==> flow/design.v (excerpt) <==
module gca_dlnv(
    input [31:0]    coord0,
    input [31:0]    coord1,
    input           ld,
    input           step,
    input           CLK,
    output          FC,
    output [20:0]   ADDR
);
For scale: about 81 flip-flops, roughly 89 I/O pins, ~11000 µm² of cells after synthesis.
Settings: LEC_CHECK=0, ABC_AREA=1, CAP_MARGIN=15, CELL_PAD_IN_SITES_GLOBAL_PLACEMENT=1, CORE_ASPECT_RATIO=1.45, CORE_MARGIN=5, CORE_UTILIZATION=32, CTS_CLUSTER_DIAMETER=356, GPL_ROUTABILITY_DRIVEN=1, GPL_TIMING_DRIVEN=0, HOLD_SLACK_MARGIN=0.03, MIN_ROUTING_LAYER=met2, PLACE_DENSITY_LB_ADDON=0.18, SLEW_MARGIN=20, TNS_END_PERCENT=55; clock period 4.27 ns.
run.sh (not shown) runs the stock make flow with config.mk's settings and CLKGATE_MAP_FILE=.
Rerun with:
CORE_ASPECT_RATIO = unset   (was 1.45)
CORE_UTILIZATION = 69   (was 32)
CTS_CLUSTER_DIAMETER = 263   (was 356)
GPL_ROUTABILITY_DRIVEN = 0   (was 1)
GPL_TIMING_DRIVEN = 1   (was 0)
HOLD_SLACK_MARGIN = unset   (was 0.03)
MIN_ROUTING_LAYER = met1   (was met2)
TNS_END_PERCENT = 50   (was 55)
clock period = 4.19 ns   (was 4.27 ns; I/O delays follow)
Now the flow ended with an error in 3_1_place_gp_skip_io.
Die size decreases by about 50%.
Area after synthesis does not change.
Synthesized cell count is unchanged.
Rerun with:
ABC_AREA = 0   (was 1)
CAP_MARGIN = 10   (was 15)
CELL_PAD_IN_SITES_GLOBAL_PLACEMENT = unset   (was 1)
CORE_MARGIN = 2   (was 5)
CORE_UTILIZATION = 65   (was 69)
CTS_CLUSTER_DIAMETER = 363   (was 263)
CTS_CLUSTER_SIZE = 47   (was unset)
SLEW_MARGIN = 30   (was 20)
- The new run produced a clean layout
- area after synthesis falls by a few percent
- die area falls by roughly a tenth
- synthesized cell count falls by a quarter to a third
Rerun with:
ABC_AREA = 1   (was 0)
CORE_UTILIZATION = 69   (was 65)
CTS_CLUSTER_DIAMETER = 50   (was 363)
CTS_CLUSTER_SIZE = 100   (was 47)
TNS_END_PERCENT = 5   (was 50)
What happened: The new run produced a clean layout. Via count climbs by 22%. Design area went up by 4.3%. Sequential share of layout area fell by 0.71 points.
Rerun with:
CORE_UTILIZATION = 57   (was 69)
CTS_CLUSTER_DIAMETER = 206   (was 50)
TNS_END_PERCENT = 40   (was 5)
Clock skew goes up by 0.0045 ns.
Fmax rises by 1.2%.
Synthesized area stays the same.
Rerun with:
ABC_AREA = 0   (was 1)
CORE_UTILIZATION = 69   (was 57)
CTS_CLUSTER_DIAMETER = 337   (was 206)
CTS_CLUSTER_SIZE = 16   (was 100)
PLACE_DENSITY = 0.41   (was unset)
PLACE_DENSITY_LB_ADDON = unset   (was 0.18)
TNS_END_PERCENT = 5   (was 40)
After rerunning: Setup slack got worse by 0.23 ns. Clock skew goes down by 0.0054 ns. Sequential share of layout area goes up by 0.87 points.

* * *

gca_dlnv again, from the RTL that the note above started with.
Settings: LEC_CHECK=0, ABC_AREA=1, CAP_MARGIN=5, CORE_MARGIN=2, CORE_UTILIZATION=72, CTS_CLUSTER_DIAMETER=27, CTS_CLUSTER_SIZE=73, PLACE_DENSITY_LB_ADDON=0.2, SETUP_SLACK_MARGIN=1.12, SLEW_MARGIN=0; clock period 4.4 ns.
Then changed:
Settings changed: ABC_AREA 1 to unset, CAP_MARGIN 5 to 20, CORE_UTILIZATION 72 to 66, CTS_CLUSTER_DIAMETER 27 to unset, CTS_CLUSTER_SIZE 73 to unset, PLACE_DENSITY_LB_ADDON 0.2 to unset, SETUP_SLACK_MARGIN 1.12 to 1.0, SLEW_MARGIN 0 to 20.
Clock period 4.4 ns to 3.9 ns, I/O delays scaled along.
=>
- Now the flow finished but fails on negative setup slack
- clock-buffer cell count went down by 5
- worst hold slack improves by 0.011 ns
- design area increases by 5.8%
- sequential cell count does not change
- via count went down by about 10%
- synthesized area went down by 6.9%
- die size grows by about 1.5%

* * *

## run A
The RTL this note starts from:
==> flow/design.v <==
module gca_dlnv(
    input [31:0]    coord0,
    input [31:0]    coord1,
    input           ld,
    input           step,
    input           CLK,
    output          FC,
    output [20:0]   ADDR
);
    reg         [15:0] x0;
    reg         [15:0] y0;
    wire        [15:0] x1;
    wire        [15:0] y1;
    reg  signed [15:0] dx, dy;
    reg  signed [15:0] sx, sy;
    reg  signed [15:0] error;
    wire signed [15:0] e2;
    assign x1 = {5'b0, coord1[10:0]};
    assign y1 = {6'b0, coord1[20:11]};
    assign e2 = error <<< 1;
    assign ADDR = {y0[9:0], x0[10:0]};
    assign FC = !ld && (x0 == x1 && y0 == y1 || e2 >= dy && x0 == x1 || e2 <= dx && y0 == y1);
    always @(posedge CLK) begin
        if(ld) begin
            x0 <= {5'b0, coord0[10:0]};
            y0 <= {6'b0, coord0[20:11]};
            sx <= (x0 > x1) ? -16'd1 : 16'd1;
            sy <= (y0 > y1) ? -16'd1 : 16'd1;
            dx <= (x0 < x1) ? (x1 - x0) : (x0 - x1);
            dy <= (y1 < y0) ? (y1 - y0) : (y0 - y1);
            error <= dx + dy;
        end
        if(step && !ld) begin
            if(e2 >= dy) x0 <= x0 + sx;
            if(e2 <= dx) y0 <= y0 + sy;
            if(e2 >= dy && e2 <= dx)
                error <= error + dx + dy;
            else if(e2 >= dy)
                error <= error + dy;
            else if(e2 <= dx)
                error <= error + dx;
        end
    end
endmodule
clock: 3.22 ns
lec_check: 0
cap_margin: 20
cell_pad_in_sites_global_placement: 1
core_aspect_ratio: 0.74
core_margin: 2
core_utilization: 42
cts_cluster_diameter: 131
cts_cluster_size: 89
place_density_lb_addon: 0.23
slew_margin: 20
tns_end_percent: 10
Run A ran in full, but the layout does not pass; the checks complain about negative setup slack.
[inputs] run B vs run A
- removing TNS_END_PERCENT (formerly 10)
- removing CTS_CLUSTER_SIZE (formerly 89)
- removing CELL_PAD_IN_SITES_GLOBAL_PLACEMENT (formerly 1)
- changing CORE_UTILIZATION from 42 to 40
- removing CORE_ASPECT_RATIO (formerly 0.74)
- removing CTS_CLUSTER_DIAMETER (formerly 131)
- removing PLACE_DENSITY_LB_ADDON (formerly 0.23)
- changing the clock period (ns, I/O delays scaled along) from 3.22 to 5.0
[summary]
Taking run A as the reference, in run B period utilization decreased by 28 points relative to the old numbers; total grt overflow held; non-filler instance count after layout down 11%; core utilization at floorplan shows a reduction of 1.8 points; number of inserted diodes held steady.
Number of nets in the final layout, run A and run B: larger value in run A
Compared to run A, run B has endpoint arrival time on the critical path 0.58 ns lower.
On count of fill cells added during filler insertion, the higher figure sits with run B, not run A.
Of the two values seen for worst-path cell with the longest stage delay, sky130_fd_sc_hd__clkdlybuf4s50_1 was produced by run B and sky130_fd_sc_hd__edfxtp_1 by run A.
Run A reports its end of the critical path as error[14]$_DFF_P_ while run B reports FC.
Taking run A over run B, the die height ratio works out to 0.843.
Per the final summary, run B finished and its layout is clean on timing, DRC and antenna.
Critical path depth in run B is 7 below run A.
What run C does differently from run B at the input level:
- SETUP_SLACK_MARGIN now 0.73, previously not set
- CORE_UTILIZATION now 50, was 40
- the clock period (ns, I/O delays scaled along) now 2.53, was 5.0
- Run B | stages: all done | timing, DRC, antenna: all pass
- The flow for run C finished, though final verification flagged negative setup slack.
- On run C: post-route cell area is 4900 um^2 higher than what run B gave.
- Between run B and run C, buffer share of cell area is higher for run C, run B comes in under that.
- Run C vs. run B: buffer-and-inverter tally for the worst setup path fell by 3; non-clock buffer total of the final layout rose by 407.
- Vias: run C more than run B
- In run C relative to run B, die area had gone down by more than 10%.
- Lower largest net degree at the start of global routing goes to run B over run C.
Input changes introduced in run D (baseline for comparison: run C):
- SETUP_SLACK_MARGIN: 0.73 -> unset
- CORE_UTILIZATION: 50 -> 39
- the clock period (ns, I/O delays scaled along): 2.53 -> 4.56
Results
Compared to run C, run D has flip-flop and latch share of the layout cell area 4.9 points higher.
Between run D and run C, it is run D whose count of plain and timing-repair buffers in the layout is lower, by 399.
The total number of tap cells in run C is 0.806 times that in run D.
Run D was carried through to the last stage, and its layout satisfied the timing, DRC and antenna checks.
Complete run, failing final checks: run C, reason negative setup slack.
Where final cell area excluding filler cells is concerned, run C is outperformed by run D.
Run comparison: run D kind of critical path input port to output pin; run C kind of critical path flop to flop
Summary of run D over run C: total routing resource utilization after global routing shrank by 12 points; per-cell via count in the routed design shrank by 0.17.
Run D vs run C: area of the die up
[inputs] run E vs run D
- an added SETUP_SLACK_MARGIN of -0.27
- a change of CAP_MARGIN from 20 to 15
- a change of CORE_UTILIZATION from 39 to 72
- a change of the clock period (ns, I/O delays scaled along) from 4.56 to 3.9
==> comparison <==
- Going from run D to run E, placement-stage worst setup slack lower.
- The clock latency reported for the late side of the worst-skew pair of run D and that of run E are within noise of each other.
- Run E does worse than run D on total wire length.
- Run E: setup slack lower than run D
- Summary of run D and run E: one run falls short of a clean finish, namely run E.
- Ran to the end and failed final checks on negative setup slack: run E.
- For run D, the type of the worst setup path was input port to output pin, unlike run E, where it was flop to output pin.
- On final area, run D beats run E.
- Total number of placement rows for run E: 27% down relative to run D

* * *

Setup of tundra:
Starts from the design.v that is shown in full above.
export LEC_CHECK = 0
export CAP_MARGIN = 0
export CELL_PAD_IN_SITES_GLOBAL_PLACEMENT = 2
export CORE_ASPECT_RATIO = 1.92
export CORE_MARGIN = 8
export CORE_UTILIZATION = 40
export CTS_CLUSTER_SIZE = 49
export GPL_TIMING_DRIVEN = 0
export MIN_ROUTING_LAYER = met2
export SETUP_SLACK_MARGIN = 1.18
export SLEW_MARGIN = 15
create_clock -name core_clock -period 4.79 [get_ports {CLK}]
### tundra -> zinc
Settings: GPL_TIMING_DRIVEN: 0 -> unset; CORE_MARGIN: 8 -> 2; MIN_ROUTING_LAYER: met2 -> unset; SETUP_SLACK_MARGIN: 1.18 -> unset; CAP_MARGIN: 0 -> 20; CELL_PAD_IN_SITES_GLOBAL_PLACEMENT: 2 -> unset; CTS_CLUSTER_SIZE: 49 -> unset; SLEW_MARGIN: 15 -> 20; CORE_UTILIZATION: 40 -> 11; CORE_ASPECT_RATIO: 1.92 -> unset; the clock period (ns, I/O delays scaled along): 4.79 -> 5.19.
--- outcome ---
Final layout net count in zinc is 113 below tundra.
Global-route usage was lower in zinc than in tundra.
Compared to tundra, the router laid down less metal wire for zinc.
Relative to tundra, the buffer count excluding the clock tree in the final layout measured on zinc has decreased by more than half.
Post-layout worst setup margin ended up 190 ps lower on zinc than on tundra.
Taking zinc over tundra, the met3 routed wirelength ratio works out to 0.080.
Compared with tundra, zinc shows a higher total of fill cells in the finished design.
[inputs] fjord vs zinc
Settings: putting CTS_CLUSTER_DIAMETER at 41 where nothing was set; putting TNS_END_PERCENT at 40 where nothing was set; swapping 11 for 72 in CORE_UTILIZATION; putting HOLD_SLACK_MARGIN at -0.1 where nothing was set; swapping 5.19 for 3.78 in the clock period (ns, I/O delays scaled along).
--- outcome ---
Layout checks on fjord: not met. Flow itself completed; violations: setup timing.
fjord vs zinc — post-layout instance area dropped by a few percent
First-pass detailed-route iteration total, zinc and fjord: lower on zinc
fjord — number of global-route vias before repair 998 higher, zinc as reference
Tap cell count for fjord: 1074 down relative to zinc
Compared to zinc, the router laid down more metal wire for fjord.
Looking at net count reported at finish, fjord sits 68 higher than zinc does.
Sort zinc and fjord by average wire per standard cell desc -> top: fjord
fjord ended up with fewer standard cells than zinc.
Setup changes, fjord to nickel
Settings: CORE_UTILIZATION changed from 72 to 40; CTS_CLUSTER_DIAMETER removed (was 41); HOLD_SLACK_MARGIN removed (was -0.1); SLEW_MARGIN changed from 20 to 10; the clock period (ns, I/O delays scaled along) changed from 3.78 to 5.0.
- Looking at the reports, nickel completed the entire flow and the layout it produced met the timing, DRC and antenna checks.
- fjord finished all stages; however, its layout fails the closing checks, the failures being setup timing.
- On worst hold margin, fjord beats nickel.
- Taking fjord as the reference, in nickel routed wire length decreased by 6.5% relative to the old numbers, total instance count after detailed placement increased by about 5.6% relative to the old numbers.
- nickel reports a lower depth of the critical timing path with buffers and inverters included than fjord does.
- Relative to fjord, non-clock buffer count has decreased by 43% in nickel.
- [compare] base=fjord new=nickel: post-layout instance area decreased by about 3.4% relative to the old numbers.
- A critical path capture point of error[14] is what fjord shows, while FC belongs to nickel.
- Diff fjord -> nickel: area inside the core boundary shows an increase of about 80%, utilization decreased 40 points.
